==> design/flow/design.v <==
module c6502
(
    input               clock,
    input               ce,
    input               reset_n,
    output      [15:0]  address,
    input       [ 7:0]  in,
    output reg  [ 7:0]  out,
    output reg          we
);
assign address = cp ? ab : pc;
localparam
    LDC = 0,
    ZP  = 1,    ZPX = 2,    ZPY = 3,
    ABS = 4,    ABX = 5,    ABY = 6,    ABZ = 7,
    IX  = 8,    IX2 = 9,    IX3 = 10,
    IY  = 11,   IY2 = 12,   IY3 = 13,
    RUN = 14,   BRA = 15,
    JP1 = 16,   JP2 = 17,
    JND = 18,   TRM = 19,   POP = 20,   JSR = 21,
    RTS = 22;
localparam
    ORA = 0,    AND = 1,    EOR = 2,    ADC = 3,
    STA = 4,    LDA = 5,    CMP = 6,    SBC = 7,
    ASL = 8,    ROL = 9,    LSR = 10,   ROR = 11,
    BIT = 13,   DEC = 14,   INC = 15;
localparam
    DST_A = 0,  DST_X = 1,  DST_Y = 2,  DST_S = 3,
    SRC_D = 0,  SRC_X = 1,  SRC_Y = 2,  SRC_A = 3;
reg [ 7:0]  a, x, y, s, p;
reg         cp;
reg [ 4:0]  t;           
reg [ 2:0]  m;           
reg [15:0]  ab, pc;
reg [ 7:0]  op, w;       
reg [ 3:0]  alu;         
reg [ 1:0]  dst, src;
wire [8:0] zpx = in + x;
wire [8:0] zpy = in + y;
wire [3:0] bra = {p[1], p[0], p[6], p[7]};  
wire [7:0] sn  = s + 1;
always @(posedge clock)
if (reset_n == 1'b0) begin
    p  <= 8'b01100001;
    t  <= 1'b0;
    cp <= 1'b0;
    pc <= 16'h0000;
    a  <= 8'h80;
    x  <= 8'hFE;
    y  <= 8'hDA;
    s  <= 8'h00;
    we <= 1'b0;
end
else if (ce) begin
    we  <= 1'b0;
    case (t)
    LDC: begin
        pc  <= pc + 1;
        m   <= 0;
        op  <= in;
        dst <= DST_A;
        src <= SRC_D;
        casex (in)
        8'b010_011_00: t <= JP1;  
        8'b011_011_00: t <= JND;  
        8'b001_000_00: t <= JSR;  
        8'b011_000_00: t <= RTS;  
        8'bxxx_000_x1: t <= IX;
        8'bxxx_010_x1,
        8'b1xx_000_x0: t <= RUN;  
        8'bxxx_100_x1: t <= IY;
        8'bxxx_110_x1: t <= ABY;
        8'bxxx_001_xx: t <= ZP;
        8'bxxx_011_xx,
        8'b001_000_00: t <= ABS;
        8'b10x_101_1x: t <= ZPY;
        8'bxxx_101_xx: t <= ZPX;
        8'b10x_111_1x: t <= ABY;
        8'bxxx_111_xx: t <= ABX;
        8'bxxx_100_00: t <= BRA;
        default:       t <= RUN;
        endcase
        casex (in)
        8'bxxx_xxx_01: begin alu <= in[7:5]; end
        8'b100_xx1_x0: begin alu <= STA; end
        8'b101_xx1_x0,
        8'b101_000_x0,
        8'b101_010_00,
        8'b10x_010_10,
        8'b100_110_00: begin alu <= LDA; end
        8'b11x_000_00,
        8'b11x_xx1_00: begin alu <= CMP; end
        8'b001_0x1_00: begin alu <= BIT; end
        8'b110_xx1_10,
        8'b100_010_00,
        8'b110_010_10: begin alu <= DEC; end
        8'b111_xx1_10,
        8'b11x_010_00: begin alu <= INC; end
        8'b00x_110_00: begin p[0] <= in[5]; t <= LDC; end  
        8'b01x_110_00: begin p[2] <= in[5]; t <= LDC; end  
        8'b101_110_00: begin p[6] <= 1'b0;  t <= LDC; end  
        8'b11x_110_00: begin p[3] <= in[5]; t <= LDC; end  
        8'b0xx_010_10: begin alu <= {1'b1, in[7:5]}; src <= SRC_A; end
        8'b0xx_xx1_10: begin alu <= {1'b1, in[7:5]}; end
        8'b111_010_10: begin t <= LDC; end
        8'b100_110_10: begin t <= LDC; s <= x; end
        8'b101_110_10: begin x <= s; p[7] <= s[7]; p[1] <= s == 0; t <= LDC; end
        8'b0x0_010_00: begin
            t   <= TRM;
            we  <= 1;
            cp  <= 1;
            out <= in[6] ? a : (p | 8'h30);
            ab  <= {8'h01, s};
            s   <= s - 1;
        end
        8'b0x1_010_00: begin t <= POP; cp <= 1; ab <= {8'h01, sn}; s <= sn; end
        8'b011_000_00: begin cp <= 1; ab <= {8'h01, sn}; end
        endcase
        casex (in)
        8'h86, 8'hA6, 8'hB6, 8'h96, 8'h8E, 8'hAE,
        8'hBE, 8'hA2, 8'hCA, 8'hE8, 8'h9A,
        8'hE0, 8'b111_xx1_00:
            dst <= DST_X;
        8'hA0, 8'h84, 8'hA4, 8'h88, 8'hC8,
        8'h8C, 8'hAC, 8'h94, 8'hB4, 8'hBC,
        8'hC0, 8'b110_xx1_00:
            dst <= DST_Y;
        endcase
        case (in)
        8'hE8, 8'hCA, 8'h8A: src <= SRC_X;  
        8'h88, 8'hC8, 8'h98: src <= SRC_Y;  
        8'hA8, 8'hAA: src <= SRC_A;  
        endcase
    end
    ZP:  begin t <= RUN; ab <= in;       cp <= 1; pc <= pc + 1; end
    ZPX: begin t <= RUN; ab <= zpx[7:0]; cp <= 1; pc <= pc + 1; end
    ZPY: begin t <= RUN; ab <= zpy[7:0]; cp <= 1; pc <= pc + 1; end
    ABS: begin t <= ABZ; pc <= pc + 1; ab <= in; end
    ABX: begin t <= ABZ; pc <= pc + 1; ab <= zpx; end
    ABY: begin t <= ABZ; pc <= pc + 1; ab <= zpy; end
    ABZ: begin t <= RUN; pc <= pc + 1; ab[15:8] <= ab[15:8] + in; cp <= 1; end
    IX:  begin t <= IX2; pc <= pc + 1; cp <= 1; ab <= zpx[7:0]; end
    IY:  begin t <= IY2; pc <= pc + 1; cp <= 1; ab <= in; end
    IX2: begin t <= IX3; w  <= in; ab[7:0] <= ab[7:0] + 1; end
    IY2: begin t <= IY3; w  <= in; ab[7:0] <= ab[7:0] + 1; end
    IX3: begin t <= RUN; ab <= {in, w}; end
    IY3: begin t <= RUN; ab <= {in, w} + y; end
    BRA: begin t <= LDC; pc <= pc + 1 + ((bra[op[7:6]] == op[5]) ? {{8{in[7]}}, in[7:0]} : 0); end
    JP1: begin t <= JP2; pc <= pc + 1; w <= in; end
    JP2: begin t <= LDC; pc <= {in, w}; end
    JND: case (m)
        0: begin m <= 1;   ab[ 7:0] <= in; pc <= pc + 1; end
        1: begin m <= 2;   ab[15:8] <= in; pc <= pc + 1; cp <= 1; end
        2: begin m <= 3;   pc[ 7:0] <= in; ab[7:0] <= ab[7:0] + 1; end
        3: begin t <= LDC; pc[15:8] <= in; cp <= 0; end
    endcase
    POP: begin t <= LDC; cp <= 0; if (op[6]) begin a <= in; p[7] <= in[7]; p[1] <= in == 0; end else p <= in; end
    JSR: case (m)
        0: begin m <= 1; w  <= in; pc <= pc + 1; end
        1: begin m <= 2; we <= 1; out <= pc[15:8]; ab      <= {8'h01, s};  pc[15:8] <= in; cp <= 1;end
        2: begin m <= 3; we <= 1; out <= pc[ 7:0]; ab[7:0] <= ab[7:0] - 1; pc[7:0]  <= w;  end
        3: begin t <= LDC; cp <= 0; s <= s - 2; end
    endcase
    RTS: case (m)
        0: begin m <= 1;   pc[7:0] <= in; ab[7:0] <= ab[7:0] + 1; end
        1: begin t <= LDC; pc <= {in, pc[7:0]} + 1; s <= s + 2; cp <= 0; end
    endcase
    RUN: begin
        cp <= 0;
        t  <= LDC;
        casex (op) 8'bxxx_010_x1, 8'b1xx_000_x0: pc <= pc + 1; endcase
        casex (op)
            8'b100_xxx_01,
            8'b100_xx1_x0: begin t <= TRM; out <= R; we <= 1'b1; cp <= 1'b1; end
            8'bxxx_xxx_01,
            8'b0xx_010_10,
            8'b100_010_10,
            8'b100_110_00: begin a <= R; p <= F; end
            8'b101_xx1_00,
            8'b101_000_00,
            8'b1x0_010_00,
            8'b101_010_00: begin y <= R; p <= F; end
            8'b101_xx1_10,
            8'b101_000_10,
            8'b111_010_00,
            8'b110_010_10,
            8'b101_010_10: begin x <= R; p <= F; end
            8'b0xx_xx1_10,
            8'b11x_xx1_10: begin t <= TRM; out <= R; we <= 1'b1; cp <= 1'b1; p <= F; end
            8'b110_xxx_01,
            8'b11x_000_00,
            8'b11x_xx1_00,
            8'b001_0x1_00: begin p <= F; end
        endcase
    end
    TRM: begin cp <= 0; t <= LDC; end
    endcase
end
wire [7:0] op1 =
    dst == DST_A ? a :
    dst == DST_X ? x :
    dst == DST_Y ? y : s;
wire [7:0] op2 =
    src == SRC_A ? a :
    src == SRC_X ? x :
    src == SRC_Y ? y : in;
wire [8:0] R =
    alu == ORA ? op1 | op2 :
    alu == AND ? op1 & op2 :
    alu == EOR ? op1 ^ op2 :
    alu == ADC ? op1 + op2 + cin :
    alu == STA ? op1 :
    alu == LDA ? op2 :
    alu == CMP ? op1 - op2 :
    alu == SBC ? op1 - op2 - !cin :
    alu == ASL ? {op2[6:0], 1'b0} :
    alu == ROL ? {op2[6:0], cin} :
    alu == LSR ? {1'b0, op2[7:1]} :
    alu == ROR ? {cin, op2[7:1]} :
    alu == BIT ? op1 & op2 :
    alu == DEC ? op2 - 1 :
    alu == INC ? op2 + 1 : 0;
wire sign  =  R[7];         
wire zero  = ~|R[7:0];      
wire oadc  = (op1[7] ^ op2[7] ^ 1'b1) & (op1[7] ^ R[7]);
wire osbc  = (op1[7] ^ op2[7] ^ 1'b0) & (op1[7] ^ R[7]);
wire cin   =  p[0];
wire carry =  R[8];
wire [7:0] F =
    alu == ADC ? {sign, oadc, p[5:2], zero,  carry} :
    alu == CMP ? {sign,       p[6:2], zero, ~carry} :
    alu == SBC ? {sign, osbc, p[5:2], zero, ~carry} :
    alu == ASL || alu == ROL ? {sign, p[6:2], zero, op2[7]} :
    alu == LSR || alu == ROR ? {sign, p[6:2], zero, op2[0]} :
    alu == BIT ? {op2[7:6], p[5:2], zero, p[0]} :
                 {sign,     p[6:2], zero, p[0]};
endmodule
==> design/flow/run.sh <==
#!/bin/bash
# the make line also repeats each setting of config.mk as NAME=value (left out here)
make -C /OpenROAD-flow-scripts/flow DESIGN_CONFIG=/design/flow/config.mk WORK_HOME=/design/flow/orfs CLKGATE_MAP_FILE= finish
==> design/flow/config.mk <==
export PLATFORM = sky130hd
export DESIGN_NAME = c6502
export DESIGN_NICKNAME = c6502
export VERILOG_FILES = /design/flow/design.v
export SDC_FILE = /design/flow/constraint.sdc
export NUM_CORES = 4
export LEC_CHECK = 0
export CAP_MARGIN = 20
export CELL_PAD_IN_SITES_GLOBAL_PLACEMENT = 2
export CORE_MARGIN = 4
export CORE_UTILIZATION = 44
export CTS_CLUSTER_DIAMETER = 283
export CTS_CLUSTER_SIZE = 99
export GPL_TIMING_DRIVEN = 1
export MAX_ROUTING_LAYER = met4
export PLACE_DENSITY = 0.36
export SETUP_SLACK_MARGIN = 3.2
export SLEW_MARGIN = 25
export TNS_END_PERCENT = 25
==> design/flow/constraint.sdc <==
create_clock -name core_clock -period 10.7 [get_ports {clock}]
set_input_delay 2.1400 -clock core_clock [delete_from_list [all_inputs] [get_ports {clock}]]
set_output_delay 2.1400 -clock core_clock [all_outputs]
set_load 0.01 [all_outputs]
==> flow_summary.ini, run 1 <==
; yosys + openroad results
[min_path]
hold_start = m[0]
min_path_type = register to register
hold_end = m[0]
worstHoldPathCells = 2

[floorplanning]
die_w_microns = 185
initCoreUtil = 0.448
ios = 36
chip_area_sq_mm = 0.0342
core_sq_mm = 0.0307
die_y_microns = 185
placementRows = 64

[critical_path]
worstPathRequired_ns = 10.86
critical_path_arrival_ns = 7.17
r2r_cells = 15
path_depth = 17
path_max_fanout = 27
crit_path_end = out[7]
worst_setup_path_start_kind = primary input
path_delay_family = simple AND/OR/NAND/NOR gates
worst-setup-path-type = primary input to register
crit_start = in[0]
cpPeakStageDelay_ns = 0.53
r2r_setup_slack_ns = 5.27
slowest_stage = a2111oi_0
cp-end-kind = register
reg2reg_to = out[7]
reg2reg_from = src[1]
path_buffers = 3
worstPathCellList = clkdlybuf4s50_1 > buf_4 > mux2_2 > o21a_1 > a21boi_1 > inv_1 > ha_1 > fa_1 > or3_1 > and3_1 > a2111oi_0 > nor3_1 > or4_1 > nand3_1 > nand4_1 > nand2_1 > o221ai_1

[global_route]
first_global_vias = 13800
antenna_found_initial = 1
grt_pass1_wl_mm = 88.7
grt_usage = 0.351
grt_start_max_net_pins = 51
overflow = 0

[yosys]
syn_inst = 1816
synthArstFlopShare = 0
yosysCellCount = 1816
ys_sh_xor = 0.0656
syn_area_per_cell_sq_um = 7.58
yosysWarningCount = 1
logic_family = AND-OR/OR-AND gates
top_cell = nand2_1
ys_sh_mux = 0.0582
synthesis.area_sq_mm = 0.0138
synth_area_leader_cell = dfxtp_1
ff_type = dfxtp_1
yosysUniqueCellTypes = 81
top_cells_by_count = 194 x nand2_1, 148 x a21oi_1, 133 x nor2_1, 113 x o21ai_0, 108 x clkbuf_1
synthAoiAreaFrac = 0.288
top_cells_by_area = dfxtp_1 13%, edfxtp_1 9.6%, ha_1 7.7%
simple_gate_share = 0.212
syn_nets = 1921
yosysTopAreaCellShare = 0.129
ys.flops = 133
ys_seq_share = 0.225
synth-edff-count = 44
ys_area_sq_mm = 0.0138
synthAdderAreaFrac = 0.0904

[power]
leakage_nw = 5.73
clock_power_share = 0.323
comb_cell_power_mw = 0.704
swShare = 0.383
ir_drop_v = 0.000115
maxPowerGroup = combinational logic
clk-power_mw = 0.620
share_comb_of_total_power = 0.367
powerSeq_mw = 0.597
power.density_mw_per_mm2 = 128
seq_power_share = 0.311
power_switching_mw = 0.735
internal_power_mw = 1.19

[detailed_routing]
num_vias = 14500
wl_per_cell_microns = 26.7
drt_iter0_markers = 1731
wirelength_mm = 58.5
dr.pass1.iters = 6
vias_per_cell = 6.60
antenna_left = 0
drc = 0

[finish]
nNetsFinal = 1889
n_fill_cell = 3104
area_growth_syn_to_layout_pct = 9.09

[timing]
final-setup-viol-count = 0
period_used_share = 0.655
holdWs_ns = 0.483
clock_skew_ns = 0.0147
setup-tns-final_ns = 0
hold_viol = 0
fmax_ghz = 0.143
fin_crit_ns = 7.01
rsz0062_at_grt = no
relSlewSlack = 0.261
drv_slew = 0
worst_slew_pin_slew_ns = 1.10

[place]
port_buffers = 35
globalplace.congestion = 0.976
dp_hpwl_mm = 44.3

[clock_network]
cts_buffers = 17
ctsHoldBuffers = 0
clockBufferDepth = 2
cts.htree.levels = 4
clock_sinks = 133
clockRootBuffer = clkbuf_16
clk_pin_slew_ns = 0.07
cts_tree = yes
clock_latency_ns = 0.45

[outcome]
status = finished clean

[flow_run]
drv_cap = 0
warnings = 49
routing by layer:
layer,vias to the layer above,GRT usage,wire (microns)
li1,6695,-,-
met4,0,0.156,3020
met3,129,0.0520,4200
met5,-,-,0
met2,687,0.550,26500
met1,6976,0.450,24800
layout make-up:
cell class / instances / area [sq um] / area share
Multi-Input combinational cell: 1468 / 9830 / 0.655
Sequential cell: 133 / 3100 / 0.207
Timing Repair Buffer: 77 / 646 / 0.0430
Tap cell: 396 / 495 / 0.0330
Clock buffer: 22 / 485 / 0.0323
Inverter: 87 / 327 / 0.0218
Clock inverter: 10 / 121 / 0.00808
Antenna cell: 1 / 2.50 / 0.000167
metrics by stage:
stage / instance area (sq um) / setup slack, ns / std cells / util / power [mW]
CTS: 15000 / 3.52 / 2193 / 0.488 / 1.91
global placement: 14400 / 3.18 / 2161 / 0.468 / 1.30
global route: 15000 / 3.28 / 2194 / 0.488 / 2.01
detailed placement: 14400 / 3.14 / 2161 / 0.468 / 1.29
finish: 15000 / 3.69 / 2194 / 0.488 / 1.92
floorplan: 13800 / 4.44 / 1816 / - / 1.08
timing repair:
action / 4_1_cts / 5_1_grt
setup buffers: 0 / 0
gates resized: 0 / 1
endpoints found under the setup margin: 0 / 6
==> run 2: changes to the inputs <==
Settings changed: CAP_MARGIN 20 to 15, CELL_PAD_IN_SITES_GLOBAL_PLACEMENT 2 to default, CORE_MARGIN 4 to 2, CORE_UTILIZATION 44 to 37, CTS_CLUSTER_DIAMETER 283 to 246, CTS_CLUSTER_SIZE 99 to default, GPL_ROUTABILITY_DRIVEN from default to 0, GPL_TIMING_DRIVEN 1 to 0, MAX_ROUTING_LAYER met4 to met5, PLACE_DENSITY 0.36 to default, PLACE_DENSITY_LB_ADDON from default to 0.12, SETUP_SLACK_MARGIN 3.2 to 1.67, SLEW_MARGIN 25 to 20, TNS_END_PERCENT 25 to default.
Clock period 10.7 ns to 9.26 ns, I/O delays scaled along.
==> flow_summary.ini, run 2 <==
; yosys + openroad results
[outcome]
status = finished clean

[timing]
hold_viol = 0
fin_crit_ns = 7.22
clock_skew_ns = 0.0129
period_used_share = 0.779
fmax_ghz = 0.139
setup-tns-final_ns = 0
drv_slew = 0
relSlewSlack = 0.210
worst_slew_pin_slew_ns = 1.18
final-setup-viol-count = 0
rsz0062_at_grt = no

[clock_network]
cts.htree.levels = 4
cts_tree = yes
clock_latency_ns = 0.45
clockRootBuffer = clkbuf_16
ctsHoldBuffers = 0
clk_pin_slew_ns = 0.06
cts_buffers = 17
clockBufferDepth = 2
clock_sinks = 133

[min_path]
worstHoldPathCells = 1
min_path_type = register to register
hold_end = we
hold_start = we

[global_route]
grt_usage = 0.311
grt_pass1_wl_mm = 90.1
grt_start_max_net_pins = 17
overflow = 0
antenna_found_initial = 1
first_global_vias = 14200

[yosys]
syn_area_per_cell_sq_um = 7.58
yosysTopAreaCellShare = 0.129
syn_nets = 1921
ff_type = dfxtp_1
synth_area_leader_cell = dfxtp_1
ys_area_sq_mm = 0.0138
ys_sh_mux = 0.0582
ys_sh_xor = 0.0656
synthAdderAreaFrac = 0.0904
synthAoiAreaFrac = 0.288
yosysCellCount = 1816
top_cell = nand2_1
synthArstFlopShare = 0
yosysUniqueCellTypes = 81
synthesis.area_sq_mm = 0.0138
top_cells_by_area = dfxtp_1 13%, edfxtp_1 9.6%, ha_1 7.7%
simple_gate_share = 0.212
yosysWarningCount = 1
ys.flops = 133
synth-edff-count = 44
ys_seq_share = 0.225
syn_inst = 1816
logic_family = AND-OR/OR-AND gates
top_cells_by_count = 194 x nand2_1, 148 x a21oi_1, 133 x nor2_1, 113 x o21ai_0, 108 x clkbuf_1

[finish]
nNetsFinal = 1976
final_area_sq_mm = 0.0153
utilization = 0.417
finalNonFillerCells = 2353
area_growth_syn_to_layout_pct = 10.9

[power]
powerSeq_mw = 0.677
total_power_mw = 2.19
share_comb_of_total_power = 0.394
swShare = 0.404
clk-power_mw = 0.653
leakage_nw = 5.70
seq_power_share = 0.309
power.density_mw_per_mm2 = 144
comb_cell_power_mw = 0.864
clock_power_share = 0.297
ir_drop_v = 0.000141
power_switching_mw = 0.887
maxPowerGroup = combinational logic
internal_power_mw = 1.31

[critical_path]
r2r_setup_slack_ns = 3.22
worst-setup-path-type = primary input to register
crit_start = in[1]
path_max_fanout = 9
slowest_stage = dlymetal6s2s_1
cp-end-kind = register
path_delay_family = AND-OR/OR-AND gates
cpPeakStageDelay_ns = 0.61
critical_path_arrival_ns = 7.32
reg2reg_from = src[1]
reg2reg_to = out[7]
path_depth = 15
crit_path_end = out[7]
worstPathRequired_ns = 9.36
path_buffers = 2
worstPathCellList = dlymetal6s2s_1 > clkbuf_1 > mux2i_1 > a211oi_1 > nor2_1 > ha_1 > o21bai_1 > o211ai_1 > a2111oi_0 > nor3_1 > or4_1 > nand3_1 > nand4_1 > nand2_1 > o221ai_1
worst_setup_path_start_kind = primary input
r2r_cells = 16

[floorplanning]
initCoreUtil = 0.376
core_sq_mm = 0.0366
chip_area_sq_mm = 0.0388
ios = 36
placementRows = 70
die_w_microns = 197
die_y_microns = 197

[detailed_routing]
num_vias = 15400
drt_iter0_markers = 2259
wirelength_mm = 61.0
wl_per_cell_microns = 25.9
dr.pass1.iters = 7
drc = 0
antenna_left = 0
vias_per_cell = 6.53

[place]
placed_cell_area_sq_mm = 0.0147
port_buffers = 34
dp_hpwl_mm = 46.7
dp_cells = 2320

[flow_run]
drv_cap = 0
warnings = 47
run 2: cell type report:
| class | instances | area, sq um |
|---|---|---|
| fill | 3893 | 21300 |
| multi-input combinational | 1468 | 9860 |
| sequential | 133 | 3100 |
| tap | 468 | 586 |
| buffer | 128 | 499 |
| clock buffer | 24 | 482 |
| timing repair buffer | 36 | 355 |
| inverter | 87 | 327 |
| clock inverter | 8 | 48.8 |
| antenna | 1 | 2.50 |
run 2: timing repair:
item | CTS | global route
gates resized | 1 | 2
endpoints found under the setup margin | 6 | 8
buffers inserted | 0 | 0
run 2: metrics by stage:
stage	hold WS, ns	worst slack, ns
2_1_floorplan	0.448	3.29
3_3_place_gp	0.442	1.02
3_5_place_dp	0.444	0.964
4_1_cts	0.469	1.67
5_1_grt	0.505	1.78
6_report	0.468	2.04
run 2: per-layer routing:
metal | GRT usage | wire length [microns]
met3 | 0.0811 | 7200
met5 | 0.0153 | 77
met2 | 0.459 | 25400
met1 | 0.433 | 26100
met4 | 0.113 | 2260
==> run 3: changes to the inputs <==
Settings changed: ABC_AREA from default to 1, CAP_MARGIN 15 to 20, CORE_UTILIZATION 37 to 72, CTS_CLUSTER_DIAMETER 246 to default, CTS_CLUSTER_SIZE from default to 72, GPL_ROUTABILITY_DRIVEN 0 to default, GPL_TIMING_DRIVEN 0 to default, MAX_ROUTING_LAYER met5 to default, PLACE_DENSITY_LB_ADDON 0.12 to 0.0, SETUP_SLACK_MARGIN 1.67 to default.
Clock period 9.26 ns to 6.57 ns, I/O delays scaled along.
==> flow_summary.ini, run 3 <==
; yosys + openroad results
[power]
seq_power_share = 0.303
total_power_mw = 3.24
comb_cell_power_mw = 1.30
power_switching_mw = 1.40
share_comb_of_total_power = 0.402
clk-power_mw = 0.956
maxPowerGroup = combinational logic
leakage_nw = 6.72
ir_drop_v = 0.000218
internal_power_mw = 1.83
clock_power_share = 0.295
swShare = 0.433
power.density_mw_per_mm2 = 218
powerSeq_mw = 0.980

[detailed_routing]
dr.pass1.iters = 17
drc = 0
wirelength_mm = 54.5
antenna_left = 0
num_vias = 16900
wl_per_cell_microns = 22.5
vias_per_cell = 6.98
drt_iter0_markers = 3497

[floorplanning]
initCoreUtil = 0.734
die_w_microns = 142
placementRows = 50
core_sq_mm = 0.0187
die_y_microns = 142
ios = 36
chip_area_sq_mm = 0.0202

[clock_network]
clock_sinks = 133
clockRootBuffer = clkbuf_16
clockBufferDepth = 2
cts_setup_buffers = 0
ctsResizeCount = 0
clk_pin_slew_ns = 0.06
cts.htree.levels = 4
cts_buffers = 17
ctsHoldBuffers = 0
clock_latency_ns = 0.45
cts_tree = yes

[min_path]
hold_start = pc[5]
hold_end = pc[5]
worstHoldPathCells = 2
min_path_type = register to register

[finish]
utilization = 0.794
nNetsFinal = 2279
finalNonFillerCells = 2423
final_area_sq_mm = 0.0149
area_growth_syn_to_layout_pct = 8.24

[yosys]
ys_area_sq_mm = 0.0137
syn_inst = 2158
simple_gate_share = 0.287
syn_area_per_cell_sq_um = 6.36
ys_sh_mux = 0.000821
yosysCellCount = 2158
synth-edff-count = 44
synthesis.area_sq_mm = 0.0137
synthAoiAreaFrac = 0.252
yosysWarningCount = 1
yosysUniqueCellTypes = 72
yosysTopAreaCellShare = 0.130
top_cells_by_area = dfxtp_1 13%, nand2_1 11%, edfxtp_1 9.6%
top_cells_by_count = 405 x nand2_1, 313 x inv_1, 242 x nor2_1, 204 x o21ai_0, 172 x a21oi_1
synth_area_leader_cell = dfxtp_1
ys.flops = 133
synthArstFlopShare = 0
logic_family = simple AND/OR/NAND/NOR gates
syn_nets = 2263
ys_seq_share = 0.226
top_cell = nand2_1
ff_type = dfxtp_1
ys_sh_xor = 0.0267
synthAdderAreaFrac = 0.0906

[critical_path]
reg2reg_from = dst[1]
worstPathRequired_ns = 6.87
cpPeakStageDelay_ns = 0.82
worst-setup-path-type = primary input to register
reg2reg_to = out[5]
critical_path_arrival_ns = 5.27
path_max_fanout = 10
crit_start = in[5]
path_delay_family = simple AND/OR/NAND/NOR gates
cp-end-kind = register
r2r_setup_slack_ns = 2.04
slowest_stage = clkdlybuf4s50_1
path_depth = 12
worst_setup_path_start_kind = primary input
path_buffers = 3
crit_path_end = s[0]
worstPathCellList = clkdlybuf4s50_1 > buf_4 > nor2_1 > inv_1 > nor3_2 > nor2_1 > nand2_1 > o21ai_2 > nor4_4 > nand2_1 > a211oi_1 > a211oi_1
r2r_cells = 26

[global_route]
grt_usage = 0.545
first_global_vias = 16200
antenna_found_initial = 1
grt_start_max_net_pins = 35
grt_pass1_wl_mm = 84.9
overflow = 0

[timing]
worst_slew_pin_slew_ns = 1.27
period_used_share = 0.756
relSlewSlack = 0.149
hold_viol = 0
holdWs_ns = 0.480
rsz0062_at_grt = no
fin_crit_ns = 4.97
setup-tns-final_ns = 0
drv_slew = 0
clock_skew_ns = 0.0136
final-setup-viol-count = 0
fmax_ghz = 0.201
setup_ws_ns = 1.60

[flow_run]
drv_cap = 0
warnings = 47

[place]
placed_cell_area_sq_mm = 0.0143
place_worst_setup_slack_ns = 1.29
dp_hpwl_mm = 39.8
globalplace.congestion = 1.21
dp_cells = 2387
port_buffers = 35

[outcome]
status = finished clean
## run 3: area by class of cell
cell class | instances | area (sq um)
Multi-Input combinational cell | 1612 | 9040
Fill cell | 1409 | 3850
Sequential cell | 133 | 3100
Inverter | 349 | 1310
Timing Repair Buffer | 61 | 543
Clock buffer | 19 | 433
Tap cell | 234 | 293
Clock inverter | 13 | 126
Antenna cell | 2 | 5.00
## run 3: routing by layer
layer,up-vias,share of wire,track usage
met5,-,0.00070,0.0150
met4,2,0.11,0.429
met1,7265,0.32,0.623
li1,7364,-,-
met3,601,0.18,0.247
met2,1691,0.40,0.788
==> run 4: changes to the inputs <==
Settings changed: CELL_PAD_IN_SITES_GLOBAL_PLACEMENT from default to 2, CORE_MARGIN 2 to 4, CORE_UTILIZATION 72 to 24, CTS_CLUSTER_DIAMETER from default to 283, CTS_CLUSTER_SIZE 72 to 36, GPL_TIMING_DRIVEN from default to 1, MAX_ROUTING_LAYER from default to met4, PLACE_DENSITY_LB_ADDON 0.0 to 0.19, SLEW_MARGIN 20 to 25, TNS_END_PERCENT from default to 25.
Clock period 6.57 ns to 10.7 ns, I/O delays scaled along.
==> flow_summary.ini, run 4 <==
; yosys + openroad results
[yosys]
yosysTopAreaCellShare = 0.130
synth-edff-count = 44
synthAdderAreaFrac = 0.0906
ff_type = dfxtp_1
yosysWarningCount = 1
syn_nets = 2263
ys.flops = 133
synthesis.area_sq_mm = 0.0137
top_cell = nand2_1
ys_sh_xor = 0.0267
synthAoiAreaFrac = 0.252
synth_area_leader_cell = dfxtp_1
syn_area_per_cell_sq_um = 6.36
yosysCellCount = 2158
yosysUniqueCellTypes = 72
ys_sh_mux = 0.000821
ys_area_sq_mm = 0.0137
syn_inst = 2158
synthArstFlopShare = 0
ys_seq_share = 0.226
simple_gate_share = 0.287
top_cells_by_area = dfxtp_1 13%, nand2_1 11%, edfxtp_1 9.6%
logic_family = simple AND/OR/NAND/NOR gates
top_cells_by_count = 405 x nand2_1, 313 x inv_1, 242 x nor2_1, 204 x o21ai_0, 172 x a21oi_1

[min_path]
hold_end = we
min_path_type = register to register
worstHoldPathCells = 2
hold_start = we

[critical_path]
r2r_cells = 34
slowest_stage = fa_1
worst_setup_path_start_kind = primary input
path_depth = 37
reg2reg_from = dst[1]
path_buffers = 9
r2r_setup_slack_ns = 6.01
critical_path_arrival_ns = 6.42
crit_start = in[0]
worstPathRequired_ns = 11.08
crit_path_end = p[6]
worst-setup-path-type = primary input to register
cp-end-kind = register
reg2reg_to = p[6]
cpPeakStageDelay_ns = 0.47
worst_path_most_repeated_cell = nand2_1
path_delay_family = simple AND/OR/NAND/NOR gates
path_max_fanout = 21

[floorplanning]
core_sq_mm = 0.0565
placementRows = 87
ios = 36
die_y_microns = 247
die_w_microns = 247
chip_area_sq_mm = 0.0611
initCoreUtil = 0.243

[global_route]
grt_pass1_wl_mm = 102
overflow = 0
grt_start_max_net_pins = 36
grt_usage = 0.234
first_global_vias = 15400
antenna_found_initial = 0

[timing]
drv_slew = 0
holdWs_ns = 0.473
hold_viol = 0
relSlewSlack = 0.309
setup-tns-final_ns = 0
fmax_ghz = 0.165
worst_slew_pin_slew_ns = 1.03
fin_crit_ns = 6.05
period_used_share = 0.565
final-setup-viol-count = 0
clock_skew_ns = 0.0147
rsz0062_at_grt = no

[clock_network]
ctsHoldBuffers = 0
cts_tree = yes
cts_setup_buffers = 0
clockBufferDepth = 2
clock_sinks = 133
cts.htree.levels = 4
clockRootBuffer = clkbuf_16
clk_pin_slew_ns = 0.07
ctsResizeCount = 0
cts_buffers = 17
clock_latency_ns = 0.49

[place]
port_buffers = 35
dp_hpwl_mm = 54.5
globalplace.congestion = 0.893

[power]
seq_power_share = 0.287
comb_cell_power_mw = 0.818
clk-power_mw = 0.664
maxPowerGroup = combinational logic
power_switching_mw = 0.895
share_comb_of_total_power = 0.394
internal_power_mw = 1.18
swShare = 0.430
power.density_mw_per_mm2 = 133
leakage_nw = 6.81
ir_drop_v = 0.000117
powerSeq_mw = 0.596
clock_power_share = 0.319

[detailed_routing]
antenna_left = 0
num_vias = 15400
dr.pass1.iters = 7
wl_per_cell_microns = 23.6
antennaDiodeCount = 0
vias_per_cell = 5.19
drt_iter0_markers = 1216
drc = 0
wirelength_mm = 69.7

[finish]
nNetsFinal = 2291
n_fill_cell = 6394
area_growth_syn_to_layout_pct = 14.2

[flow_run]
drv_cap = 0
warnings = 47

[outcome]
status = finished clean
[run 4: final cells by class]
type                    instances  area, sq um  area share
flip-flops and latches        133         3100       0.198
inverters                     349         1310      0.0836
clock buffers                  20          489      0.0312
multi-input cells            1612         9050       0.578
clock inverters                12          139     0.00886
repair buffers                 73          636      0.0405
well taps                     756          946      0.0603
[run 4: metal layers]
layer | global-route usage | vias up | share of wire
li1 | - | 7362 | -
met1 | 0.305 | 7423 | 0.46
met2 | 0.372 | 464 | 0.46
met3 | 0.0340 | 102 | 0.050
met4 | 0.0801 | 0 | 0.033
met5 | - | - | 0
[run 4: through the flow]
| stage | cells | utilization | power (mW) | area [sq um] | setup WS (ns) |
|---|---|---|---|---|---|
| after floorplan | 2158 | - | 1.14 | 13700 | 5.54 |
| after global placement | 2923 | 0.266 | 1.43 | 15000 | 4.20 |
| after detailed placement | 2923 | 0.266 | 1.42 | 15000 | 4.20 |
| after CTS | 2955 | 0.278 | 2.09 | 15700 | 4.70 |
| after global routing | 2955 | 0.278 | 2.21 | 15700 | 4.22 |
| final | 2955 | 0.278 | 2.08 | 15700 | 4.65 |
==> run 5: changes to the inputs <==
Settings changed: ABC_AREA 1 to default, CAP_MARGIN 20 to 0, CELL_PAD_IN_SITES_GLOBAL_PLACEMENT 2 to default, CORE_MARGIN 4 to 2, CORE_UTILIZATION 24 to 26, CTS_CLUSTER_DIAMETER 283 to default, CTS_CLUSTER_SIZE 36 to 91, GPL_TIMING_DRIVEN 1 to 0, HOLD_SLACK_MARGIN from default to 0.24, MAX_ROUTING_LAYER met4 to met5, PLACE_DENSITY_LB_ADDON 0.19 to default, SLEW_MARGIN 25 to 15, TNS_END_PERCENT 25 to 40.
Clock period 10.7 ns to 9.22 ns, I/O delays scaled along.
==> flow_summary.ini, run 5 <==
; yosys + openroad results
[clock_network]
clockBufferDepth = 2
clock_latency_ns = 0.47
cts_tree = yes
ctsHoldBuffers = 0
cts.htree.levels = 4
cts_setup_buffers = 0
clk_pin_slew_ns = 0.06
clock_sinks = 133
ctsResizeCount = 0
clockRootBuffer = clkbuf_16
cts_buffers = 17

[floorplanning]
core_sq_mm = 0.0524
die_y_microns = 234
placementRows = 84
initCoreUtil = 0.262
die_w_microns = 234
chip_area_sq_mm = 0.0548
ios = 36

[critical_path]
worstPathCellList = clkdlybuf4s50_1 > mux2_2 > o21a_1 > a21boi_0 > inv_1 > ha_1 > fa_1 > or3_1 > and3_1 > a2111oi_0 > nor3_1 > or4_1 > nand3_1 > nand4_1 > nand2_1 > o221ai_1
worstPathRequired_ns = 9.35
cp-end-kind = register
r2r_cells = 16
worst-setup-path-type = primary input to register
path_depth = 16
r2r_setup_slack_ns = 3.07
reg2reg_to = out[7]
path_max_fanout = 9
path_buffers = 2
reg2reg_from = src[1]
worst_setup_path_start_kind = primary input
critical_path_arrival_ns = 8.00
cpPeakStageDelay_ns = 0.83
slowest_stage = clkdlybuf4s50_1
crit_start = in[0]
path_delay_family = simple AND/OR/NAND/NOR gates
crit_path_end = out[7]

[yosys]
simple_gate_share = 0.212
yosysTopAreaCellShare = 0.129
synthAoiAreaFrac = 0.288
top_cells_by_area = dfxtp_1 13%, edfxtp_1 9.6%, ha_1 7.7%
syn_nets = 1921
yosysWarningCount = 1
synth_area_leader_cell = dfxtp_1
ys_seq_share = 0.225
synth-edff-count = 44
synthAdderAreaFrac = 0.0904
ys_area_sq_mm = 0.0138
ys.flops = 133
synthArstFlopShare = 0
synthesis.area_sq_mm = 0.0138
syn_inst = 1816
yosysUniqueCellTypes = 81
yosysCellCount = 1816
ys_sh_mux = 0.0582
syn_area_per_cell_sq_um = 7.58
ys_sh_xor = 0.0656
ff_type = dfxtp_1
top_cells_by_count = 194 x nand2_1, 148 x a21oi_1, 133 x nor2_1, 113 x o21ai_0, 108 x clkbuf_1
logic_family = AND-OR/OR-AND gates
top_cell = nand2_1

[min_path]
hold_end = we
hold_start = we
worstHoldPathCells = 1
min_path_type = register to register

[power]
maxPowerGroup = combinational logic
power_switching_mw = 0.905
clk-power_mw = 0.679
power.density_mw_per_mm2 = 143
total_power_mw = 2.23
comb_cell_power_mw = 0.872
seq_power_share = 0.304
powerSeq_mw = 0.677
internal_power_mw = 1.32
swShare = 0.406
ir_drop_v = 0.000136
share_comb_of_total_power = 0.391
leakage_nw = 5.68
clock_power_share = 0.305

[detailed_routing]
num_vias = 15400
antenna_left = 0
drc = 0
wl_per_cell_microns = 23.6
vias_per_cell = 5.98
dr.pass1.iters = 7
antennaDiodeCount = 0
drt_iter0_markers = 1943
wirelength_mm = 60.8

[timing]
setup-tns-final_ns = 0
final-setup-viol-count = 0
hold_viol = 0
period_used_share = 0.853
fmax_ghz = 0.127
fin_crit_ns = 7.87
drv_slew = 0
relSlewSlack = 0.246
setup_ws_ns = 1.35
holdWs_ns = 0.463
rsz0062_at_grt = no
worst_slew_pin_slew_ns = 1.12
clock_skew_ns = 0.0186

[outcome]
status = finished clean

[finish]
utilization = 0.297
nNetsFinal = 1976
area_growth_syn_to_layout_pct = 13.0

[global_route]
grt_usage = 0.218
first_global_vias = 14300
antenna_found_initial = 0
overflow = 0
grt_start_max_net_pins = 17
grt_pass1_wl_mm = 90.4

[place]
globalplace.congestion = 0.997
place_worst_setup_slack_ns = 1.17
dp_hpwl_mm = 46.7
port_buffers = 34

[flow_run]
warnings = 47
drv_cap = 0
==> run 5: final cells by class <==
| class | instances | area (sq um) |
|---|---|---|
| clock buffer | 19 | 433 |
| multi-input combinational | 1468 | 9850 |
| buffer | 128 | 499 |
| fill | 5662 | 36900 |
| inverter | 87 | 327 |
| clock inverter | 13 | 128 |
| tap | 688 | 861 |
| sequential | 133 | 3100 |
| timing repair buffer | 36 | 353 |
==> run 5: through the flow <==
stage	instance area, sq um	std cells
after floorplan	13800	1816
after global placement	15000	2538
after detailed placement	15000	2540
after CTS	15600	2572
after global routing	15600	2572
final	15600	2572
==> run 5: layer usage <==
metal	wire length, microns	GRT usage	part of all wire	up-vias
met3	6290	0.0477	0.10	162
met1	25500	0.290	0.42	7402
met5	0	0	0	-
met2	26400	0.337	0.43	939
li1	-	-	-	6876
met4	2570	0.0977	0.042	0
==> run 6: changes to the inputs <==
Settings changed: ABC_AREA from default to 1, CORE_ASPECT_RATIO from default to 1.37, CORE_UTILIZATION 26 to 72, CTS_CLUSTER_SIZE 91 to 10, GPL_TIMING_DRIVEN 0 to default, HOLD_SLACK_MARGIN 0.24 to default, MAX_ROUTING_LAYER met5 to default, PLACE_DENSITY from default to 0.38, SETUP_SLACK_MARGIN from default to 0.24, SLEW_MARGIN 15 to 20, TNS_END_PERCENT 40 to default.
Clock period 9.22 ns to 4.06 ns, I/O delays scaled along.
==> flow_summary.ini, run 6 <==
; implementation run metrics
[yosys]
ys_area_sq_mm = 0.0137
ff_type = dfxtp_1
simple_gate_share = 0.287
synth_area_leader_cell = dfxtp_1
yosysTopAreaCellShare = 0.130
logic_family = simple AND/OR/NAND/NOR gates
synthesis.area_sq_mm = 0.0137
synthArstFlopShare = 0
ys.flops = 133
yosysUniqueCellTypes = 72
ys_sh_mux = 0.000821
top_cell = nand2_1
top_cells_by_area = dfxtp_1 13%, nand2_1 11%, edfxtp_1 9.6%
synth-edff-count = 44
synthAoiAreaFrac = 0.252
yosysCellCount = 2158
syn_area_per_cell_sq_um = 6.36
ys_seq_share = 0.226
syn_inst = 2158
synthAdderAreaFrac = 0.0906
ys_sh_xor = 0.0267
yosysWarningCount = 1
syn_nets = 2263
top_cells_by_count = 405 x nand2_1, 313 x inv_1, 242 x nor2_1, 204 x o21ai_0, 172 x a21oi_1

[floorplanning]
die_w_microns = 122
placementRows = 59
ios = 36
initCoreUtil = 0.729
chip_area_sq_mm = 0.0202
core_sq_mm = 0.0188
die_y_microns = 166

[global_route]
grt_usage = 0.619
overflow = 4

[outcome]
status = did not finish
lastStage = 5_1_grt
error = [ERROR GRT-0116] Global routing finished with congestion. Check the congestion regions in the DRC Viewer.

[clock_network]
clockBufferDepth = 2
clock_sinks = 133
cts_buffers = 17
ctsHoldBuffers = 0
clockRootBuffer = clkbuf_16
cts.htree.levels = 4

[place]
globalplace.congestion = 1.17
dp_hpwl_mm = 42.5
port_buffers = 35
dp_cells = 2498
[run 6: metal layers]
layer | GRT usage | GRT overflow
met1 | 0.636 | 0
met2 | 0.864 | 0
met3 | 0.353 | 1
met4 | 0.594 | 3
met5 | 0.0443 | 0
[run 6: what timing repair did]
item,in CTS
endpoints found under the hold margin,0
setup endpoints to repair,15
pin swaps,3
buffers inserted,3
gates resized,6
[run 6: metrics by stage]
step | instance area (sq um) | setup slack [ns] | utilization | TNS (ns)
after floorplan | 13700 | 0.257 | - | 0
after global placement | 15000 | -0.268 | 0.799 | -2.65
after detailed placement | 15000 | -0.358 | 0.799 | -5.02
after CTS | 15700 | 0.259 | 0.834 | 0
==> run 7: changes to the inputs <==
Settings changed: CAP_MARGIN 0 to 20, CELL_PAD_IN_SITES_DETAIL_PLACEMENT from default to 1, CELL_PAD_IN_SITES_GLOBAL_PLACEMENT from default to 1, CORE_ASPECT_RATIO 1.37 to default, CORE_MARGIN 2 to 9, CORE_UTILIZATION 72 to 40, CTS_CLUSTER_SIZE 10 to 39, GPL_ROUTABILITY_DRIVEN from default to 1, MIN_ROUTING_LAYER from default to met2, PLACE_DENSITY 0.38 to default, PLACE_DENSITY_LB_ADDON from default to 0.06, SETUP_SLACK_MARGIN 0.24 to 1.3, SLEW_MARGIN 20 to 10.
Clock period 4.06 ns to 10.0 ns, I/O delays scaled along.
==> flow_summary.ini, run 7 <==
; yosys + openroad results
[yosys]
yosysUniqueCellTypes = 72
ys_seq_share = 0.226
yosysWarningCount = 1
syn_nets = 2263
syn_inst = 2158
top_cells_by_area = dfxtp_1 13%, nand2_1 11%, edfxtp_1 9.6%
synthesis.area_sq_mm = 0.0137
top_cell = nand2_1
synthAdderAreaFrac = 0.0906
ys_sh_xor = 0.0267
syn_area_per_cell_sq_um = 6.36
logic_family = simple AND/OR/NAND/NOR gates
ff_type = dfxtp_1
yosysTopAreaCellShare = 0.130
simple_gate_share = 0.287
synthArstFlopShare = 0
yosysCellCount = 2158
ys_sh_mux = 0.000821
synth_area_leader_cell = dfxtp_1
top_cells_by_count = 405 x nand2_1, 313 x inv_1, 242 x nor2_1, 204 x o21ai_0, 172 x a21oi_1
synth-edff-count = 44
ys.flops = 133
synthAoiAreaFrac = 0.252
ys_area_sq_mm = 0.0137

[flow_run]
drv_cap = 0
warnings = 47

[critical_path]
path_buffers = 5
reg2reg_from = dst[1]
path_depth = 35
worst_path_most_repeated_cell = nand2_1
critical_path_arrival_ns = 6.81
worstPathRequired_ns = 10.35
crit_start = in[0]
worst_setup_path_start_kind = primary input
cpPeakStageDelay_ns = 0.56
cp-end-kind = register
reg2reg_to = p[6]
slowest_stage = inv_1
worst-setup-path-type = primary input to register
path_delay_family = simple AND/OR/NAND/NOR gates
crit_path_end = p[6]
r2r_cells = 33
r2r_setup_slack_ns = 5.21
path_max_fanout = 21

[clock_network]
clock_sinks = 133
clock_latency_ns = 0.46
ctsResizeCount = 0
clockBufferDepth = 2
cts_setup_buffers = 0
cts_buffers = 17
ctsHoldBuffers = 0
clockRootBuffer = clkbuf_16
cts_tree = yes
clk_pin_slew_ns = 0.07
cts.htree.levels = 4

[floorplanning]
placementRows = 67
initCoreUtil = 0.407
die_w_microns = 203
core_sq_mm = 0.0337
ios = 36
chip_area_sq_mm = 0.0413
die_y_microns = 203

[power]
internal_power_mw = 1.23
clk-power_mw = 0.693
comb_cell_power_mw = 0.945
clock_power_share = 0.303
maxPowerGroup = combinational logic
total_power_mw = 2.29
leakage_nw = 6.75
power.density_mw_per_mm2 = 150
seq_power_share = 0.284
swShare = 0.461
powerSeq_mw = 0.650
share_comb_of_total_power = 0.413
power_switching_mw = 1.05
ir_drop_v = 0.000119

[detailed_routing]
wirelength_mm = 71.7
dr.pass1.iters = 33
wl_per_cell_microns = 27.1
num_vias = 22600
drt_iter0_markers = 6490
vias_per_cell = 8.54
antenna_left = 0
drc = 0

[timing]
final-setup-viol-count = 0
relSlewSlack = 0.201
hold_viol = 0
period_used_share = 0.646
drv_slew = 0
fin_crit_ns = 6.46
rsz0062_at_grt = no
fmax_ghz = 0.155
clock_skew_ns = 0.0170
worst_slew_pin_slew_ns = 1.17
setup-tns-final_ns = 0

[place]
port_buffers = 35
globalplace.congestion = 1.08
dp_hpwl_mm = 52.3
dp_cells = 2605

[global_route]
grt_usage = 0.522
antenna_found_initial = 0
grt_start_max_net_pins = 36
first_global_vias = 25400
overflow = 0
grt_pass1_wl_mm = 107

[min_path]
hold_end = we
worstHoldPathCells = 2
min_path_type = register to register
hold_start = we

[finish]
flop_area_sq_mm = 0.00310
n_fill_cell = 4517
finalNonFillerCells = 2645
nNetsFinal = 2285
logic_area_sq_mm = 0.00905
area_growth_syn_to_layout_pct = 10.8
utilization = 0.451

[outcome]
status = finished clean
[run 7: routing by layer]
layer / wire length (microns) / part of all wire / up-vias / GRT usage
met5: 684 / 0.0095 / - / 0.254
met4: 11900 / 0.17 / 34 / 0.237
met3: 28000 / 0.39 / 1297 / 0.648
met2: 31200 / 0.44 / 6636 / 0.581
met1: 0 / 0 / 7327 / -
li1: - / - / 7302 / -
[run 7: cell type report]
class                           count  share of cell area
Tap cell                          448              0.0369
Antenna cell                        4            0.000658
Inverter                          349              0.0861
Clock inverter                     14              0.0108
Multi-Input combinational cell   1612               0.595
Timing Repair Buffer               67              0.0385
Clock buffer                       18              0.0282
Sequential cell                   133               0.204
[run 7: metrics by stage]
stage               hold slack (ns)  setup WS [ns]  cell area (sq um)
detailed placement            0.468           3.38              14600
global placement              0.453           3.54              14600
global route                  0.513           3.23              15200
CTS                           0.479           3.81              15200
floorplan                     0.455           4.98              13700
finish                        0.473           3.54              15200
==> run 8: changes to the inputs <==
Settings changed: ABC_AREA 1 to default, CAP_MARGIN 20 to 0, CELL_PAD_IN_SITES_DETAIL_PLACEMENT 1 to default, CELL_PAD_IN_SITES_GLOBAL_PLACEMENT 1 to default, CORE_MARGIN 9 to 2, CORE_UTILIZATION 40 to 72, CTS_CLUSTER_SIZE 39 to default, GPL_ROUTABILITY_DRIVEN 1 to default, MIN_ROUTING_LAYER met2 to default, PLACE_DENSITY_LB_ADDON 0.06 to 0.01, SETUP_SLACK_MARGIN 1.3 to default, SLEW_MARGIN 10 to 20.
Clock period 10.0 ns to 4.02 ns, I/O delays scaled along.
==> flow_summary.ini, run 8 <==
; yosys + openroad results
[timing]
clock_skew_ns = 0.0129
final-setup-viol-count = 7
fmax_ghz = 0.239
relSlewSlack = 0.373
rsz0062_at_grt = yes
holdWs_ns = 0.470
period_used_share = 1.04
setup_ws_ns = -0.168
setup-tns-final_ns = -0.567
worst_slew_pin_slew_ns = 0.939
fin_crit_ns = 4.19
hold_viol = 0
drv_slew = 0

[place]
port_buffers = 35
dp_hpwl_mm = 38.7
place_worst_setup_slack_ns = -0.921
globalplace.congestion = 1.16
dp_cells = 2135

[critical_path]
path_delay_family = buffers and inverters
cpPeakStageDelay_ns = 0.41
path_depth = 20
worstPathCellList = dlygate4sd2_1 > mux2i_2 > a21oi_2 > o21ai_1 > ha_1 > buf_4 > a211oi_4 > buf_4 > buf_4 > buf_4 > buf_4 > buf_4 > buf_4 > buf_4 > nor3_1 > o21ai_0 > o311ai_1 > o311a_1 > nand4_1 > o21ai_1
reg2reg_from = dst[0]
r2r_cells = 20
cp-end-kind = register
path_max_fanout = 5
worst-setup-path-type = primary input to register
crit_path_end = p[1]
crit_start = in[2]
worst_setup_path_start_kind = primary input
path_buffers = 9
worstPathRequired_ns = 4.40
r2r_setup_slack_ns = -0.16
critical_path_arrival_ns = 4.57
worst_path_most_repeated_cell = buf_4
reg2reg_to = p[1]
slowest_stage = dlygate4sd2_1

[clock_network]
clk_pin_slew_ns = 0.06
clock_sinks = 133
clockRootBuffer = clkbuf_16
cts_buffers = 17
cts.htree.levels = 4
cts_tree = yes
clock_latency_ns = 0.45
clockBufferDepth = 2

[global_route]
antenna_found_initial = 2
grt_usage = 0.538
overflow = 0
grt_pass1_wl_mm = 84.4
first_global_vias = 15400
grt_start_max_net_pins = 47

[power]
clk-power_mw = 1.57
ir_drop_v = 0.000315
comb_cell_power_mw = 2.44
swShare = 0.393
power_switching_mw = 2.20
internal_power_mw = 3.40
maxPowerGroup = combinational logic
share_comb_of_total_power = 0.436
powerSeq_mw = 1.59
leakage_nw = 6.52
clock_power_share = 0.280
seq_power_share = 0.284
power.density_mw_per_mm2 = 346

[outcome]
so.violations = negative setup slack
status = failed layout checks

[detailed_routing]
num_vias = 16800
wirelength_mm = 55.5
wl_per_cell_microns = 25.4
drt_iter0_markers = 3942
vias_per_cell = 7.69
dr.pass1.iters = 17
drc = 0
antenna_left = 0

[yosys]
yosysUniqueCellTypes = 81
top_cells_by_area = dfxtp_1 13%, edfxtp_1 9.6%, ha_1 7.7%
synth_area_leader_cell = dfxtp_1
yosysWarningCount = 1
ys_sh_xor = 0.0656
synthAoiAreaFrac = 0.288
ys_sh_mux = 0.0582
synthArstFlopShare = 0
ff_type = dfxtp_1
syn_inst = 1816
syn_nets = 1921
synth-edff-count = 44
logic_family = AND-OR/OR-AND gates
ys_seq_share = 0.225
yosysCellCount = 1816
ys_area_sq_mm = 0.0138
ys.flops = 133
top_cell = nand2_1
syn_area_per_cell_sq_um = 7.58
yosysTopAreaCellShare = 0.129
top_cells_by_count = 194 x nand2_1, 148 x a21oi_1, 133 x nor2_1, 113 x o21ai_0, 108 x clkbuf_1
synthesis.area_sq_mm = 0.0138
synthAdderAreaFrac = 0.0904
simple_gate_share = 0.212

[flow_run]
drv_cap = 0
warnings = 49

[min_path]
hold_start = we
hold_end = we
worstHoldPathCells = 1
min_path_type = register to register

[finish]
nNetsFinal = 2041
flop_area_sq_mm = 0.00311
area_growth_syn_to_layout_pct = 17.6
logic_area_sq_mm = 0.0101
utilization = 0.865
finalNonFillerCells = 2184
n_fill_cell = 1091

[floorplanning]
initCoreUtil = 0.736
die_y_microns = 142
chip_area_sq_mm = 0.0202
placementRows = 50
core_sq_mm = 0.0187
ios = 36
die_w_microns = 142
-- run 8: repair_timing --
action	CTS	global route
gates resized	18	37
hold buffers	0	0
buffers inserted	11	5
cloned	0	0
pin swaps	8	19
setup endpoints to repair	28	19
-- run 8: routing by layer --
layer / part of all wire / up-vias / track usage
li1: - / 7005 / -
met1: 0.34 / 7597 / 0.686
met2: 0.40 / 1725 / 0.781
met3: 0.19 / 476 / 0.232
met4: 0.072 / 2 / 0.262
met5: 0.00056 / - / 0
-- run 8: metrics by stage --
stage	cell area, sq um	total power [mW]
detailed placement	15300	3.76
global placement	15300	3.70
floorplan	13800	2.91
CTS	16000	5.38
global route	16200	5.75
finish	16200	5.60
-- run 8: final cells by class --
class	count	share of cell area
clock buffer	17	0.0263
clock inverter	15	0.00881
sequential	133	0.192
inverter	87	0.0202
tap	234	0.0181
timing repair buffer	229	0.112
multi-input combinational	1468	0.623
antenna	1	0.000155
==> run 9: changes to the inputs <==
Settings changed: CAP_MARGIN 0 to 35, CORE_MARGIN 2 to 5, CORE_UTILIZATION 72 to 40, PLACE_DENSITY_LB_ADDON 0.01 to default.
Clock period 4.02 ns to 10.0 ns, I/O delays scaled along.
==> flow_summary.ini, run 9 <==
; yosys + openroad results
[outcome]
status = finished clean

[min_path]
hold_end = we
min_path_type = register to register
hold_start = we
worstHoldPathCells = 1

[place]
port_buffers = 35
dp_cells = 2209
dp_hpwl_mm = 37.8
globalplace.congestion = 0.954

[floorplanning]
core_sq_mm = 0.0343
ios = 36
placementRows = 68
die_y_microns = 195
chip_area_sq_mm = 0.0382
die_w_microns = 195
initCoreUtil = 0.401

[power]
ir_drop_v = 0.000118
power.density_mw_per_mm2 = 137
leakage_nw = 5.71
power_switching_mw = 0.758
powerSeq_mw = 0.640
internal_power_mw = 1.31
clk-power_mw = 0.704
seq_power_share = 0.309
swShare = 0.366
maxPowerGroup = combinational logic
comb_cell_power_mw = 0.725
clock_power_share = 0.340
share_comb_of_total_power = 0.350

[clock_network]
ctsResizeCount = 0
clk_pin_slew_ns = 0.06
cts_setup_buffers = 0
cts.htree.levels = 4
ctsHoldBuffers = 0
clock_latency_ns = 0.44
cts_tree = yes
cts_buffers = 17
clockBufferDepth = 2
clockRootBuffer = clkbuf_16
clock_sinks = 133

[critical_path]
reg2reg_to = out[7]
worst_setup_path_start_kind = primary input
worstPathCellList = clkdlybuf4s50_1 > buf_4 > mux2_2 > o21a_1 > a21boi_0 > inv_1 > ha_1 > fa_1 > or3_1 > and3_1 > a2111oi_0 > nor3_1 > or4_1 > nand3_1 > nand4_1 > nand2_1 > o221ai_1
cpPeakStageDelay_ns = 0.55
path_delay_family = simple AND/OR/NAND/NOR gates
path_max_fanout = 27
cp-end-kind = register
critical_path_arrival_ns = 7.28
reg2reg_from = src[1]
r2r_setup_slack_ns = 4.19
path_buffers = 3
worstPathRequired_ns = 10.14
r2r_cells = 15
crit_start = in[0]
crit_path_end = out[7]
slowest_stage = a2111oi_0
worst-setup-path-type = primary input to register
path_depth = 17

[finish]
finalNonFillerCells = 2245
logic_area_sq_mm = 0.00984
n_fill_cell = 3498
nNetsFinal = 1882
area_growth_syn_to_layout_pct = 9.52
flop_area_sq_mm = 0.00310

[timing]
fin_crit_ns = 7.14
drv_slew = 0
period_used_share = 0.714
hold_viol = 0
rsz0062_at_grt = no
final-setup-viol-count = 0
fmax_ghz = 0.140
relSlewSlack = 0.367
setup-tns-final_ns = 0
clock_skew_ns = 0.00946
worst_slew_pin_slew_ns = 0.950

[yosys]
ys_area_sq_mm = 0.0138
yosysWarningCount = 1
ys.flops = 133
syn_inst = 1816
synthArstFlopShare = 0
logic_family = AND-OR/OR-AND gates
top_cell = nand2_1
syn_nets = 1921
syn_area_per_cell_sq_um = 7.58
yosysCellCount = 1816
top_cells_by_count = 194 x nand2_1, 148 x a21oi_1, 133 x nor2_1, 113 x o21ai_0, 108 x clkbuf_1
simple_gate_share = 0.212
synthAoiAreaFrac = 0.288
synthAdderAreaFrac = 0.0904
synth_area_leader_cell = dfxtp_1
yosysTopAreaCellShare = 0.129
ys_sh_xor = 0.0656
ff_type = dfxtp_1
yosysUniqueCellTypes = 81
ys_sh_mux = 0.0582
synth-edff-count = 44
ys_seq_share = 0.225
top_cells_by_area = dfxtp_1 13%, edfxtp_1 9.6%, ha_1 7.7%
synthesis.area_sq_mm = 0.0138

[global_route]
overflow = 0
grt_start_max_net_pins = 51
grt_usage = 0.259
antenna_found_initial = 2
first_global_vias = 13600
grt_pass1_wl_mm = 79.5

[detailed_routing]
wl_per_cell_microns = 22.8
drt_iter0_markers = 2035
dr.pass1.iters = 6
antenna_left = 0
drc = 0
num_vias = 14400
wirelength_mm = 51.2
vias_per_cell = 6.41
antennaDiodeCount = 0

[flow_run]
drv_cap = 0
warnings = 47
[run 9: per-stage QoR]
step / hold WS [ns] / setup slack (ns) / util / cell area [sq um] / total power [mW]
floorplan: 0.448 / 3.88 / - / 13800 / 1.15
global placement: 0.440 / 2.65 / 0.419 / 14400 / 1.35
detailed placement: 0.445 / 2.50 / 0.420 / 14400 / 1.36
CTS: 0.464 / 2.96 / 0.438 / 15000 / 2.05
global route: 0.490 / 2.45 / 0.440 / 15100 / 2.17
finish: 0.461 / 2.86 / 0.440 / 15100 / 2.07
[run 9: final cells by class]
class / instances / area share
Multi-Input combinational cell: 1468 / 0.653
Clock buffer: 17 / 0.0282
Sequential cell: 133 / 0.206
Timing Repair Buffer: 70 / 0.0398
Tap cell: 455 / 0.0378
Clock inverter: 15 / 0.0139
Inverter: 87 / 0.0217
[run 9: routing by layer]
metal | up-vias | global-route usage | part of all wire
met1 | 6928 | 0.374 | 0.45
met3 | 82 | 0.0564 | 0.094
met5 | - | 0 | 0.00041
met4 | 4 | 0.0672 | 0.024
met2 | 700 | 0.392 | 0.43
li1 | 6680 | - | -
==> run 10: changes to the inputs <==
Settings changed: ABC_AREA from default to 1, CAP_MARGIN 35 to 20, CELL_PAD_IN_SITES_GLOBAL_PLACEMENT from default to 0, CORE_MARGIN 5 to 2, CORE_UTILIZATION 40 to 72, CTS_CLUSTER_DIAMETER from default to 359, CTS_CLUSTER_SIZE from default to 47, GPL_TIMING_DRIVEN from default to 1, MAX_ROUTING_LAYER from default to met4, PLACE_DENSITY_LB_ADDON from default to 0.07, SETUP_SLACK_MARGIN from default to 4.61, SLEW_MARGIN 20 to 25, TNS_END_PERCENT from default to 75.
Clock period 10.0 ns to 15.8 ns, I/O delays scaled along.
==> flow_summary.ini, run 10 <==
; yosys + openroad results
[global_route]
antenna_found_initial = 2
overflow = 0
grt_usage = 0.542
grt_pass1_wl_mm = 82.1
grt_start_max_net_pins = 36
first_global_vias = 15700

[power]
internal_power_mw = 0.749
seq_power_share = 0.306
power_switching_mw = 0.584
share_comb_of_total_power = 0.399
power.density_mw_per_mm2 = 89.9
swShare = 0.438
maxPowerGroup = combinational logic
comb_cell_power_mw = 0.532
ir_drop_v = 0.0000856
leakage_nw = 6.69
clk-power_mw = 0.393
powerSeq_mw = 0.408
clock_power_share = 0.295

[floorplanning]
die_w_microns = 142
die_y_microns = 142
chip_area_sq_mm = 0.0202
ios = 36
core_sq_mm = 0.0187
initCoreUtil = 0.734
placementRows = 50

[critical_path]
crit_start = in[0]
reg2reg_to = p[1]
r2r_cells = 29
worst_setup_path_start_kind = primary input
path_max_fanout = 21
cpPeakStageDelay_ns = 0.47
path_buffers = 8
r2r_setup_slack_ns = 11.40
path_delay_family = simple AND/OR/NAND/NOR gates
worst-setup-path-type = primary input to register
worst_path_most_repeated_cell = nand2_1
reg2reg_from = dst[1]
slowest_stage = inv_1
critical_path_arrival_ns = 7.56
cp-end-kind = register
worstPathRequired_ns = 16.19
path_depth = 31
crit_path_end = p[1]

[yosys]
synthAdderAreaFrac = 0.0906
yosysWarningCount = 1
syn_area_per_cell_sq_um = 6.36
syn_nets = 2263
top_cells_by_area = dfxtp_1 13%, nand2_1 11%, edfxtp_1 9.6%
synthesis.area_sq_mm = 0.0137
synth_area_leader_cell = dfxtp_1
synth-edff-count = 44
ys_seq_share = 0.226
ys_area_sq_mm = 0.0137
simple_gate_share = 0.287
top_cells_by_count = 405 x nand2_1, 313 x inv_1, 242 x nor2_1, 204 x o21ai_0, 172 x a21oi_1
yosysUniqueCellTypes = 72
yosysCellCount = 2158
ff_type = dfxtp_1
ys.flops = 133
top_cell = nand2_1
synthAoiAreaFrac = 0.252
syn_inst = 2158
ys_sh_xor = 0.0267
yosysTopAreaCellShare = 0.130
synthArstFlopShare = 0
logic_family = simple AND/OR/NAND/NOR gates
ys_sh_mux = 0.000821

[flow_run]
warnings = 47
drv_cap = 0

[place]
dp_hpwl_mm = 39.6
globalplace.congestion = 1.18
port_buffers = 35

[clock_network]
ctsResizeCount = 0
clk_pin_slew_ns = 0.07
cts.htree.levels = 4
clockBufferDepth = 2
ctsHoldBuffers = 0
cts_tree = yes
clock_latency_ns = 0.44
clock_sinks = 133
cts_setup_buffers = 0
clockRootBuffer = clkbuf_16
cts_buffers = 17

[timing]
clock_skew_ns = 0.0119
drv_slew = 0
fin_crit_ns = 7.16
hold_viol = 0
relSlewSlack = 0.297
period_used_share = 0.453
final-setup-viol-count = 0
rsz0062_at_grt = no
fmax_ghz = 0.140
setup-tns-final_ns = 0
worst_slew_pin_slew_ns = 1.05

[finish]
area_growth_syn_to_layout_pct = 8.10
utilization = 0.793
nNetsFinal = 2272

[min_path]
hold_start = pc[5]
hold_end = pc[5]
worstHoldPathCells = 2
min_path_type = register to register

[detailed_routing]
drt_iter0_markers = 2941
dr.pass1.iters = 21
wl_per_cell_microns = 22.3
num_vias = 16700
drc = 0
antenna_left = 0
wirelength_mm = 53.9
vias_per_cell = 6.91

[outcome]
status = finished clean
run 10: metrics by stage:
step                      instance area [sq um]  hold slack [ns]  setup slack [ns]  total power [mW]  instances
after CTS                                 14800            0.481              8.73              1.30       2414
after global placement                    14200            0.463              8.40             0.904       2382
after global routing                      14800            0.490              8.28              1.39       2416
after detailed placement                  14300            0.474              8.28             0.917       2382
final                                     14800            0.484              8.64              1.33       2417
after floorplan                           13700            0.455              9.62             0.769       2158
run 10: cell type report:
class	count	area, sq um
multi-input combinational	1612	9060
fill	1459	3870
sequential	133	3100
inverter	349	1310
timing repair buffer	54	493
clock buffer	17	425
tap	234	293
clock inverter	15	138
antenna	3	7.51
run 10: routing by layer:
metal  up-vias  part of all wire  global-route usage
met4         0              0.10               0.439
met1      7297              0.33               0.605
met2      1551              0.41               0.779
met3       528              0.16               0.196
li1       7337                 -                   -
met5         -                 0                   -
Power and IR drop assume default switching activity.
